==> flow/design.v (excerpt) <==
module gioco(
	i_ani_stb,														 
	i_clk,															 
	i_rst,															 
	i_animate,														 
	i_dx, 															 
	i_sx,																 
	i_start,															 
	o_x1_pal, o_x2_pal,											 
	o_y1_pal, o_y2_pal,
	o_x1_nav, o_x2_nav,											 
	o_y1_nav, o_y2_nav,
	bri1,bri2,bri3,bri4,bri5,bri6,bri7,bri8,bri9,bri10, 
	ok, ko,															 
	ff_life															 
);
input i_ani_stb, i_clk, i_rst, i_animate, i_dx, i_sx, i_start;
output [9:0] o_x1_pal, o_x2_pal, o_y1_pal, o_y2_pal, o_x1_nav, o_x2_nav, o_y1_nav, o_y2_nav;
output reg bri1,bri2,bri3,bri4,bri5,bri6,bri7,bri8,bri9,bri10;
output reg ok,ko;												
output [1:0] ff_life;
wire ff_bri1, ff_bri2, ff_bri3, ff_bri4,ff_bri5, ff_bri6, ff_bri7, ff_bri8,ff_bri9, ff_bri10;
wire [9:0] ff_x_nav,ff_y_nav,ff_x_pal,ff_y_pal;	
wire ff_x_dirpal,ff_y_dirpal;							
wire [3:0] ff_brick;
wire [1:0] ff_red1,ff_red2,ff_red3,ff_red4;
wire [1:0] ff_blue5,ff_blue6,ff_blue7;
parameter H_SIZE_BRI = 10'd 32;					 
parameter L_SIZE_BRI = 10'd 10; 					 
parameter H_SIZE_NAV = 10'd 32; 					 
parameter L_SIZE_NAV = 10'd 3;  					 
parameter IX_NAV = 10'd 320;						 
parameter IY_NAV = 10'd 470;						 
  ...
==> flow/config.mk <==
export PLATFORM = sky130hd
export DESIGN_NAME = gioco
export DESIGN_NICKNAME = gioco
export VERILOG_FILES = /design/flow/design.v
export SDC_FILE = /design/flow/constraint.sdc
export NUM_CORES = 4
export LEC_CHECK = 0
export CAP_MARGIN = 20
export CELL_PAD_IN_SITES_GLOBAL_PLACEMENT = 3
export CORE_MARGIN = 2
export CORE_UTILIZATION = 40
export CTS_CLUSTER_DIAMETER = 188
export CTS_CLUSTER_SIZE = 100
export SLEW_MARGIN = 20
==> flow/constraint.sdc <==
create_clock -name core_clock -period 24.0 [get_ports {i_clk}]
set_input_delay 4.8000 -clock core_clock [delete_from_list [all_inputs] [get_ports {i_clk}]]
set_output_delay 4.8000 -clock core_clock [all_outputs]
set_load 0.01 [all_outputs]
run.sh (not shown) runs the stock make flow with config.mk's settings and CLKGATE_MAP_FILE=.
The baseline went through all stages and came out clean.
Then changed:
- CELL_PAD_IN_SITES_GLOBAL_PLACEMENT: 3 -> not set
- CORE_UTILIZATION: 40 -> 70
- CTS_CLUSTER_DIAMETER: 188 -> 176
Result: The new run finished with timing, DRC and antenna clean; worst setup slack gets better by 0.012 ns; register-to-register slack hardly moves; area after synthesis is unchanged; wire length decreases by a few percent.
Then changed:
- CORE_UTILIZATION: 70 -> 58
- CTS_CLUSTER_DIAMETER: 176 -> not set
- CTS_CLUSTER_SIZE: 100 -> not set
- clock period: 24.0 -> 14.8 ns (I/O delays scaled with it)
Now the flow completed and failed the layout checks on negative setup slack.
Sequential share of layout area came out lower by 1.7 points.
Global-route usage came out lower by 5.2 points.
Clock skew hardly moves.
Register-to-register slack got worse by 4.8 ns.
Then changed:
- CORE_UTILIZATION: 58 -> 68
- CTS_CLUSTER_SIZE: not set -> 40
- clock period: 14.8 -> 16.9 ns (I/O delays scaled with it)
=> The changed run finished with negative setup slack left; final cell count falls by 9.6%; clock-buffer cell count does not change; critical path depth falls by 1; clock skew rises by 0.014 ns; worst setup slack gets better by 1.2 ns.

---

Setup of run 1:
Starting RTL as in the previous note.
clock: 15.2 ns
lec_check: 0
cap_margin: 35
core_margin: 2
core_utilization: 50
cts_cluster_diameter: 168
cts_cluster_size: 100
min_routing_layer: met1
place_density_lb_addon: 0.1
setup_slack_margin: 3.0
slew_margin: 20
Although run 1 finished all stages, its layout failed final checks on setup timing.
### run 1 -> run 2
- swapping 50 for 9 in CORE_UTILIZATION
- clearing MIN_ROUTING_LAYER, which used to be met1
- clearing SETUP_SLACK_MARGIN, which used to be 3.0
- clearing CTS_CLUSTER_SIZE, which used to be 100
- clearing PLACE_DENSITY_LB_ADDON, which used to be 0.1
- clearing CTS_CLUSTER_DIAMETER, which used to be 168
- swapping 35 for 20 in CAP_MARGIN
- swapping 15.2 for 30.7 in the clock period (ns, I/O delays scaled along)
Results
Run 2 was carried through to the last stage, and its layout satisfied the timing, DRC and antenna checks. Run 2 vs. run 1: clock buffer count from CTS now sits at about the same level; clock-pin slew of the registers on the worst-case setup and hold paths neither gained nor lost much; final number of setup-violating endpoints went down by 2.
What run 3 does differently from run 2 at the input level:
- putting CTS_CLUSTER_DIAMETER at 366 where nothing was set
- swapping 9 for 67 in CORE_UTILIZATION
- putting PLACE_DENSITY at 0.42 where nothing was set
- swapping 30.7 for 20.3 in the clock period (ns, I/O delays scaled along)
[summary]
The lower core utilization of the finished layout came out of run 2.
Comparing run 2 and run 3, the lower via density per instance was measured on run 2.
Going from run 2 to run 3, flop share of the area grows by 1.2 points.
For run 4, these inputs were changed with respect to run 3:
- TNS_END_PERCENT newly set to 10
- CORE_UTILIZATION changed from 67 to 72
- ABC_AREA newly set to 1
- GPL_ROUTABILITY_DRIVEN newly set to 0
- CTS_CLUSTER_SIZE newly set to 99
- the clock period (ns, I/O delays scaled along) changed from 20.3 to 13.0
Findings:
Among run 3 and run 4, the run that stopped before the end is run 4, and it is the only one.
Re die height: run 3 and run 4 aren't equal, and the lower value belongs to run 4.
Going from run 3 to run 4, synthesized cell count grew by more than a quarter.
As of run 4, post-DP HPWL had risen by more than a quarter compared to run 3.
Between run 4 and run 3, it is run 4 whose cell total in the yosys stat output is higher, by about 30%.
Re area after synthesis: run 4 is about 6% up on run 3.
The run showing the greater adder and majority gate portion of the synthesized area is run 3.
### run 4 -> run 5
- GPL_ROUTABILITY_DRIVEN no longer set, was 0
- PLACE_DENSITY no longer set, was 0.42
- CTS_CLUSTER_DIAMETER now 398, was 366
- TNS_END_PERCENT no longer set, was 10
- ABC_AREA no longer set, was 1
- CTS_CLUSTER_SIZE now 96, was 99
- the clock period (ns, I/O delays scaled along) now 11.9, was 13.0
### Flow results
Run 5: it failed during detailed placement, and the tool reported DPL-0033. Per the comparison of run 5 with run 4, fraction of the core area occupied by cells at floorplan now sits higher; average footprint of a synthesized cell now sits higher; area figure in the yosys stat output now sits lower. Of run 4 and run 5, the run reporting the higher share of synthesized area spent on multiplexers was run 5. From run 4 to run 5 the numbers moved as follows: gate count after technology mapping lower; simple logic cell fraction of the synthesized area shows a reduction of 14 points. Going from run 4 to run 5, die width went down by about 2.8%, compound-cell area share of the yosys netlist now larger, die area has decreased.

---

gioco again, from the RTL that the note above started with.
export LEC_CHECK = 0
export ABC_AREA = 1
export CAP_MARGIN = 20
export CELL_PAD_IN_SITES_DETAIL_PLACEMENT = 1
export CORE_ASPECT_RATIO = 1.36
export CORE_MARGIN = 6
export CORE_UTILIZATION = 35
export GPL_TIMING_DRIVEN = 0
export HOLD_SLACK_MARGIN = -0.1
export MIN_ROUTING_LAYER = met1
export PLACE_DENSITY = 0.92
export SETUP_SLACK_MARGIN = 0.7
export SLEW_MARGIN = 10
create_clock -name core_clock -period 13.2 [get_ports {i_clk}]
The starting point never finished: it broke off in global routing (GRT-0116).
Then changed:
Settings changed: CELL_PAD_IN_SITES_DETAIL_PLACEMENT 1 to not set, CORE_ASPECT_RATIO 1.36 to not set, CORE_MARGIN 6 to 2, CORE_UTILIZATION 35 to 54, CTS_CLUSTER_SIZE set to 98, GPL_TIMING_DRIVEN 0 to not set, HOLD_SLACK_MARGIN -0.1 to not set, MIN_ROUTING_LAYER met1 to not set, PLACE_DENSITY 0.92 to not set, SETUP_SLACK_MARGIN 0.7 to not set, SLEW_MARGIN 10 to 20.
Clock period 13.2 ns to 17.0 ns, I/O delays scaled along.
After rerunning: This time the run finished clean. Synthesized area is unchanged. Synthesized cell count is unchanged. Die area goes down by 39%.
Then changed:
Settings changed: ABC_AREA 1 to not set, CORE_UTILIZATION 54 to 72, CTS_CLUSTER_SIZE 98 to not set, MIN_ROUTING_LAYER set to met2.
Clock period 17.0 ns to 24.0 ns, I/O delays scaled along.
- The new run stopped in global routing with GRT-0116
- die size shrinks by 29%
- area after synthesis fell by 5.7%
- synthesized cell count decreases by about 23%
Then changed:
Settings changed: CORE_UTILIZATION 72 to 58, CTS_CLUSTER_DIAMETER set to 167, CTS_CLUSTER_SIZE set to 100, MIN_ROUTING_LAYER met2 to not set.
The new run went through all stages and came out clean.
Die size increases by a quarter to a third.
Synthesized cell count does not change.
Synthesized area stays the same.

---

## build 39
Starting RTL as in the previous note.
==> flow/design.v (excerpt) <==
module gioco(
	i_ani_stb,														 
	i_clk,															 
	i_rst,															 
	i_animate,														 
	i_dx, 															 
	i_sx,																 
	i_start,															 
	o_x1_pal, o_x2_pal,											 
	o_y1_pal, o_y2_pal,
	o_x1_nav, o_x2_nav,											 
	o_y1_nav, o_y2_nav,
	bri1,bri2,bri3,bri4,bri5,bri6,bri7,bri8,bri9,bri10, 
	ok, ko,															 
	ff_life															 
);
make LEC_CHECK=0 CAP_MARGIN=20 CORE_MARGIN=2 CORE_UTILIZATION=72 CTS_CLUSTER_SIZE=36 PLACE_DENSITY_LB_ADDON=0.28 SLEW_MARGIN=30 finish   # period 16.2 ns
Flow for build 39 halted at 5_1_grt, error code GRT-0232.
Edits applied to the flow inputs when going from build 39 to build 66:
Settings: a deleted CTS_CLUSTER_SIZE that had been 36; a change of CORE_UTILIZATION from 72 to 40; a change of SLEW_MARGIN from 30 to 20; a deleted PLACE_DENSITY_LB_ADDON that had been 0.28; a change of the clock period (ns, I/O delays scaled along) from 16.2 to 24.0.
--- outcome ---
- Tool error GRT-0232 stopped build 39 during 5_1_grt; no final results.
- Both conditions hold for build 66: the flow ran to the end and the final layout passed the timing, DRC and antenna checks.
- Chip area deteriorates in build 66 relative to build 39.
- Build 66 vs. build 39: number of resized instances in the post-cts repair step -34; HPWL after detailed placement +11%; number of setup buffers added after CTS -7.
--- input diff build 66..build 53 ---
Settings: the clock period (ns, I/O delays scaled along) now 21.6, was 24.0.
--- outcome ---
From build 66 to build 53 the numbers moved as follows: sequential share of layout area roughly the same; detailed-placement wirelength estimate closely matched the old numbers; total power has increased.
Between build 53 and build 66, the difference in total track usage is negligible.
Of the two candidates, build 66 has the worse DRC marker count from the first detailed-route iteration and build 53 the better one.
Between build 66 and build 53, the total detailed-routing wirelength does not differ in any meaningful way.
When build 53 is measured against build 66, its maximum resistive drop on vdd turns out 8.1% higher.
Portion of the clock cycle consumed by the worst path in the final layout: build 53 vs build 66 up 4.8 points
The source of the critical timing path comes out ff.o_xdirpal in one run and ff.o_xpal[1] in the other, namely in build 53 and build 66 respectively.
The lower clock power came out of build 66.
Here is what was changed in the inputs of build 40 compared with build 53.
Settings: a change of CORE_UTILIZATION from 40 to 32.
### Flow results
Build 40: all stages complete, timing, DRC and antenna checks passed. Delta (build 40 minus build 53): largest driver fanout on the critical path down 7; all-layer global routing usage went down 5.8 points; cell area moved up.

---

Setup of run A:
Starting RTL as in the previous note.
==> flow/design.v (excerpt) <==
module gioco(
	i_ani_stb,														 
	i_clk,															 
	i_rst,															 
	i_animate,														 
	i_dx, 															 
	i_sx,																 
	i_start,															 
	o_x1_pal, o_x2_pal,											 
	o_y1_pal, o_y2_pal,
	o_x1_nav, o_x2_nav,											 
	o_y1_nav, o_y2_nav,
	bri1,bri2,bri3,bri4,bri5,bri6,bri7,bri8,bri9,bri10, 
	ok, ko,															 
	ff_life															 
);
clock: 17.1 ns
lec_check: 0
cap_margin: 35
core_margin: 2
core_utilization: 72
cts_cluster_diameter: 48
cts_cluster_size: 21
min_routing_layer: met1
place_density: 0.65
slew_margin: 20
tns_end_percent: 5
Run A did not finish; the tool stopped in 5_1_grt with error ODB-0269.
What run B does differently from run A at the input level:
# run A
export LEC_CHECK = 0
export CAP_MARGIN = 35
export CORE_MARGIN = 2
export CORE_UTILIZATION = 72
export CTS_CLUSTER_DIAMETER = 48
export CTS_CLUSTER_SIZE = 21
export MIN_ROUTING_LAYER = met1
export PLACE_DENSITY = 0.65
export SLEW_MARGIN = 20
export TNS_END_PERCENT = 5
create_clock -name core_clock -period 17.1 [get_ports {i_clk}]
# run B
export LEC_CHECK = 0
export ABC_AREA = 1
export CAP_MARGIN = 35
export CORE_MARGIN = 2
export CORE_UTILIZATION = 72
export CTS_CLUSTER_DIAMETER = 228
export CTS_CLUSTER_SIZE = 73
export MIN_ROUTING_LAYER = met1
export SLEW_MARGIN = 20
create_clock -name core_clock -period 16.5 [get_ports {i_clk}]
Run B terminated abnormally: 5_1_grt reported GRT-0232.
When run B is measured against run A, its mux contribution to synthesized area turns out 2.5 points lower.
Compared run B vs run A, and xor and xnor area share after synthesis is down in run B.
Against run A, die footprint in run B rose by a few percent.
The total cells reported by yosys after synthesis in run B sits 611 above the value recorded for run A.
Setup changes, run B to run C
# run B
export LEC_CHECK = 0
export ABC_AREA = 1
export CAP_MARGIN = 35
export CORE_MARGIN = 2
export CORE_UTILIZATION = 72
export CTS_CLUSTER_DIAMETER = 228
export CTS_CLUSTER_SIZE = 73
export MIN_ROUTING_LAYER = met1
export SLEW_MARGIN = 20
create_clock -name core_clock -period 16.5 [get_ports {i_clk}]
# run C
export LEC_CHECK = 0
export CAP_MARGIN = 35
export CORE_MARGIN = 2
export CORE_UTILIZATION = 72
export CTS_CLUSTER_DIAMETER = 214
export CTS_CLUSTER_SIZE = 21
export MIN_ROUTING_LAYER = met1
export PLACE_DENSITY = 0.65
export SLEW_MARGIN = 20
create_clock -name core_clock -period 17.3 [get_ports {i_clk}]
Results
Run C | ERROR | 5_1_grt
Run C: post-CTS setup repair buffer count is 1 lower than what run B reported.
AND-OR/OR-AND share of the synthesized area in run C vs run B: up 12 points
Number of library cell types mapped by synthesis (run B / run C): 0.59
When run C is measured against run B, its area of the placeable core turns out about 7% lower.
Comparing run C and run B, area after detailed placement is lower on run C.
Mux share of post-synthesis cell area was lower in run B than in run C.
Sort run C and run B by detailed placement HPWL, ascending, and run C comes first.
What run D does differently from run C at the input level:
# run C
export LEC_CHECK = 0
export CAP_MARGIN = 35
export CORE_MARGIN = 2
export CORE_UTILIZATION = 72
export CTS_CLUSTER_DIAMETER = 214
export CTS_CLUSTER_SIZE = 21
export MIN_ROUTING_LAYER = met1
export PLACE_DENSITY = 0.65
export SLEW_MARGIN = 20
create_clock -name core_clock -period 17.3 [get_ports {i_clk}]
# run D
export LEC_CHECK = 0
export ABC_AREA = 1
export CAP_MARGIN = 35
export CORE_MARGIN = 2
export CORE_UTILIZATION = 58
export CTS_CLUSTER_DIAMETER = 49
export CTS_CLUSTER_SIZE = 21
export MIN_ROUTING_LAYER = met1
export PLACE_DENSITY_LB_ADDON = 0.1
export SLEW_MARGIN = 20
create_clock -name core_clock -period 15.2 [get_ports {i_clk}]
No crash in run D: every stage finished, but the layout fails its final checks due to negative setup slack. The post-synth area from yosys stat in run C is 0.943 times that in run D. Across both runs, combined area of all synthesized cells was higher for run D than for run C. Re maximum clock insertion buffer count: no difference whatsoever between run C and run D. Synthesized cell count (run D over run C): increase, 611. Min post-synthesis compound-gate area fraction across run C and run D: run D. Between run C and run D, number of setup buffers added after CTS is lower for run D, run C comes in above that. Between run C and run D, post-synthesis simple-gate area fraction is higher for run D, run C comes in under that.
Input changes introduced in run E (baseline for comparison: run D):
# run D
export LEC_CHECK = 0
export ABC_AREA = 1
export CAP_MARGIN = 35
export CORE_MARGIN = 2
export CORE_UTILIZATION = 58
export CTS_CLUSTER_DIAMETER = 49
export CTS_CLUSTER_SIZE = 21
export MIN_ROUTING_LAYER = met1
export PLACE_DENSITY_LB_ADDON = 0.1
export SLEW_MARGIN = 20
create_clock -name core_clock -period 15.2 [get_ports {i_clk}]
# run E
export LEC_CHECK = 0
export ABC_AREA = 1
export CAP_MARGIN = 35
export CORE_MARGIN = 10
export CORE_UTILIZATION = 50
export CTS_CLUSTER_DIAMETER = 177
export CTS_CLUSTER_SIZE = 92
export MIN_ROUTING_LAYER = met1
export PLACE_DENSITY_LB_ADDON = 0.16
export SLEW_MARGIN = 20
export TNS_END_PERCENT = 20
create_clock -name core_clock -period 15.2 [get_ports {i_clk}]
### Flow results
- Status run E: flow complete, layout not clean - negative setup slack
- From run D to run E the numbers moved as follows: count of filler cells inserted in the layout up about 30%; final worst-path cycle share down 2.6 points; design area up 1.1%; met1 routed wirelength after detailed routing up about 2.4%; number of clock buffers in the layout up 1.
No activity file was given, so power comes from the tool's default toggle rates.
